==> inputs of job 8963 <==
## FPU_top_level
module FPU_top_level
(
 input 	       clk,
 input 	       nrst,
 input  [31:0] floating_point1,
 input  [31:0] floating_point2,
 input  [2:0]  frm,
 input  [6:0]  funct7,
 output [31:0] floating_point_out,
 output [4:0]  flags
 );
Settings: LEC_CHECK=0, CAP_MARGIN=20, CORE_ASPECT_RATIO=0.5, CORE_MARGIN=2, CORE_UTILIZATION=40, SETUP_SLACK_MARGIN=-0.99, SLEW_MARGIN=20; clock period 10.0 ns.
run.sh (not shown) runs the stock make flow with config.mk's settings and CLKGATE_MAP_FILE=.
==> job 5549 (differences from job 8963) <==
Settings changed: ABC_AREA set to 1, CORE_ASPECT_RATIO 0.5 to unset, CORE_UTILIZATION 40 to 72, CTS_CLUSTER_DIAMETER set to 203, CTS_CLUSTER_SIZE set to 99, SETUP_SLACK_MARGIN -0.99 to unset.
==> flow/constraint.sdc (replaced) <==
create_clock -name core_clock -period 7.83 [get_ports {clk}]
set_input_delay 1.5660 -clock core_clock [delete_from_list [all_inputs] [get_ports {clk}]]
set_output_delay 1.5660 -clock core_clock [all_outputs]
set_load 0.01 [all_outputs]
==> job 7761 (differences from job 8963) <==
Settings changed: CORE_ASPECT_RATIO 0.5 to unset, CORE_UTILIZATION 40 to 58, SETUP_SLACK_MARGIN -0.99 to -0.38.
==> flow/constraint.sdc (replaced) <==
create_clock -name core_clock -period 6.86 [get_ports {clk}]
set_input_delay 1.3720 -clock core_clock [delete_from_list [all_inputs] [get_ports {clk}]]
set_output_delay 1.3720 -clock core_clock [all_outputs]
set_load 0.01 [all_outputs]
==> comparison table <==
| quantity | job 7761 | job 8963 | job 5549 |
|---|---|---|---|
| Outcome | finished with violations | complete, no violations | did not finish |
| Failing step | - | - | global routing (5_1_grt) |
| Violated checks | setup timing | - | - |
| Sequential cell area in the final layout | 2830 sq um | 2830 sq um | - |
| Die outline height | 245 um | 209 um | 226 um |
| Number of maximum-capacitance violations | 0 | 0 | - |
| Average cell area after synthesis | 7.98 sq um | 7.98 sq um | 6.50 sq um |
| Chip area estimate from yosys synthesis | 33700 sq um | 33700 sq um | 35600 sq um |
| Inverters | 642 | 642 | - |
| CP max stage delay | 0.58 ns | 0.84 ns | - |
| Hold violation total from the final report | 0 | 0 | - |
| Plain + repair buffers | 627 | 274 | - |
| Multiplexer share | 1.26% | 1.26% | 0.0281% |
| Startpoint of the worst hold path | inv2$_DFF_PN0_ | frm2[2]$_DFF_PN0_ | - |
| Met2 routed wirelength | 55400 um | 54800 um | - |
| R2r setup slk | 1.01 ns | 3.34 ns | - |
| Critical path's slowest cell | sky130_fd_sc_hd__fa_1 | sky130_fd_sc_hd__clkdlybuf4s50_1 | - |
| Worst slack at placement | -1.77 ns | 0.197 ns | -0.682 ns |
| Crit. End Element | register | register | - |
| Nets@finish | 5346 | 4993 | - |
| Worst Setup EP | step1_to_step2[42]$_DFF_PN0_ | step1_to_step2[17]$_DFF_PN0_ | - |
| Die X | 245 um | 414 um | 226 um |
| Layout fillers | 4634 | 8303 | - |
| Core utilization at floorplan | 58.5% | 40.3% | 72.9% |
| Final Max Tran Viols | 0 | 0 | - |
| Fraction of area in registers | 6.96% | 7.64% | - |

========
==> inputs of job 6770 <==
Starting RTL as in the previous note.
Settings: LEC_CHECK=0, CAP_MARGIN=15, CELL_PAD_IN_SITES_GLOBAL_PLACEMENT=1, CORE_ASPECT_RATIO=1.59, CORE_MARGIN=4, CORE_UTILIZATION=47, CTS_CLUSTER_DIAMETER=224, CTS_CLUSTER_SIZE=43, GPL_ROUTABILITY_DRIVEN=1, GPL_TIMING_DRIVEN=1, HOLD_SLACK_MARGIN=-0.03, MAX_ROUTING_LAYER=met5, PLACE_DENSITY=0.67, SLEW_MARGIN=20, TNS_END_PERCENT=60; clock period 10.5 ns.
==> inputs of job 1098, as changes to job 6770 <==
- CAP_MARGIN: 15 -> 20
- CELL_PAD_IN_SITES_GLOBAL_PLACEMENT: 1 -> 2
- CORE_ASPECT_RATIO: 1.59 -> default
- CORE_MARGIN: 4 -> 2
- CORE_UTILIZATION: 47 -> 71
- CTS_CLUSTER_DIAMETER: 224 -> default
- CTS_CLUSTER_SIZE: 43 -> default
- GPL_ROUTABILITY_DRIVEN: 1 -> default
- GPL_TIMING_DRIVEN: 1 -> 0
- HOLD_SLACK_MARGIN: -0.03 -> default
- MAX_ROUTING_LAYER: met5 -> default
- PLACE_DENSITY: 0.67 -> default
- TNS_END_PERCENT: 60 -> default
==> flow/constraint.sdc (replaced) <==
create_clock -name core_clock -period 10.0 [get_ports {clk}]
set_input_delay 2.0000 -clock core_clock [delete_from_list [all_inputs] [get_ports {clk}]]
set_output_delay 2.0000 -clock core_clock [all_outputs]
set_load 0.01 [all_outputs]
==> inputs of job 2682, as changes to job 6770 <==
- CELL_PAD_IN_SITES_GLOBAL_PLACEMENT: 1 -> default
- CORE_ASPECT_RATIO: 1.59 -> 1.15
- CORE_MARGIN: 4 -> 2
- CORE_UTILIZATION: 47 -> 61
- CTS_CLUSTER_DIAMETER: 224 -> 102
- GPL_ROUTABILITY_DRIVEN: 1 -> default
- GPL_TIMING_DRIVEN: 1 -> default
- HOLD_SLACK_MARGIN: -0.03 -> default
- MAX_ROUTING_LAYER: met5 -> met4
- SETUP_SLACK_MARGIN: default -> -0.59
==> flow/constraint.sdc (replaced) <==
create_clock -name core_clock -period 7.69 [get_ports {clk}]
set_input_delay 1.5380 -clock core_clock [delete_from_list [all_inputs] [get_ports {clk}]]
set_output_delay 1.5380 -clock core_clock [all_outputs]
set_load 0.01 [all_outputs]
==> inputs of job 3274, as changes to job 6770 <==
- CAP_MARGIN: 15 -> 20
- CELL_PAD_IN_SITES_GLOBAL_PLACEMENT: 1 -> default
- CORE_ASPECT_RATIO: 1.59 -> default
- CORE_MARGIN: 4 -> 2
- CORE_UTILIZATION: 47 -> 68
- CTS_CLUSTER_DIAMETER: 224 -> default
- CTS_CLUSTER_SIZE: 43 -> 39
- GPL_ROUTABILITY_DRIVEN: 1 -> default
- GPL_TIMING_DRIVEN: 1 -> default
- HOLD_SLACK_MARGIN: -0.03 -> default
- MAX_ROUTING_LAYER: met5 -> default
- PLACE_DENSITY: 0.67 -> default
- SETUP_SLACK_MARGIN: default -> 1.53
- TNS_END_PERCENT: 60 -> default
==> flow/constraint.sdc (replaced) <==
create_clock -name core_clock -period 8.77 [get_ports {clk}]
set_input_delay 1.7540 -clock core_clock [delete_from_list [all_inputs] [get_ports {clk}]]
set_output_delay 1.7540 -clock core_clock [all_outputs]
set_load 0.01 [all_outputs]
==> notes <==
- Job 6770 went through all stages and came out clean. Job 2682 reached the layout checks and failed them: setup timing. Job 3274 died in global routing (5_1_grt) with GRT-0116. Job 1098 did not get past global placement without I/O (3_1_place_gp_skip_io) (GPL-0301).
- Of job 2682 and job 6770, job 6770 has the higher register-to-register slack (gap 2.3 ns).
- Routed wire length: job 6770 is higher than job 2682 (about 11%).
- Of job 6770 and job 2682, job 6770 has the higher setup slack (gap 1.2 ns).
- Of job 6770 and job 2682, job 2682 has the higher non-clock buffer count (gap 263).
- First-iteration DRC count: job 2682 is larger than job 6770 (41%).
- Sequential share of layout area: job 6770 is higher than job 2682 (0.45 points).
==> figures <==
quantity                                                                                     job 1098               job 6770                  job 3274               job 2682
Endpoints failing hold                                                                              -                      0                         -                      0
Initial cell density of the core                                                                0.722                  0.475                     0.688                  0.616
Flop share of the area                                                                              -                 0.0772                         -                 0.0726
Total CTS buffers                                                                                   -                     17                        17                     17
Dpl ws                                                                                              -               0.256 ns                 -0.440 ns               -1.87 ns
Sort of element at the end of the critical path                                                     -                   flop                         -                   flop
PostCTS Resize Cnt                                                                                  -                      0                       458                     31
Critical path start-end classification                                                              -  primary input to flop                         -  primary input to flop
Instance count along the most critical hold path                                                    -                      0                         -                      0
Combinational share of cell area                                                                    -                  0.743                         -                  0.704
Non-Filler Instances                                                                                -                   5152                         -                   5183
Smallest hold slack                                                                                 -               0.348 ns                         -               0.347 ns
Outcome                                                                        stopped before the end  no timing/DRC/antenna violations    stopped before the end        failed layout checks
Stage where the flow stopped                      global placement without I/O (3_1_place_gp_skip_io)                      -  global routing (5_1_grt)                      -
Reasons for failing layout checks                                                                   -                      -                         -           setup timing
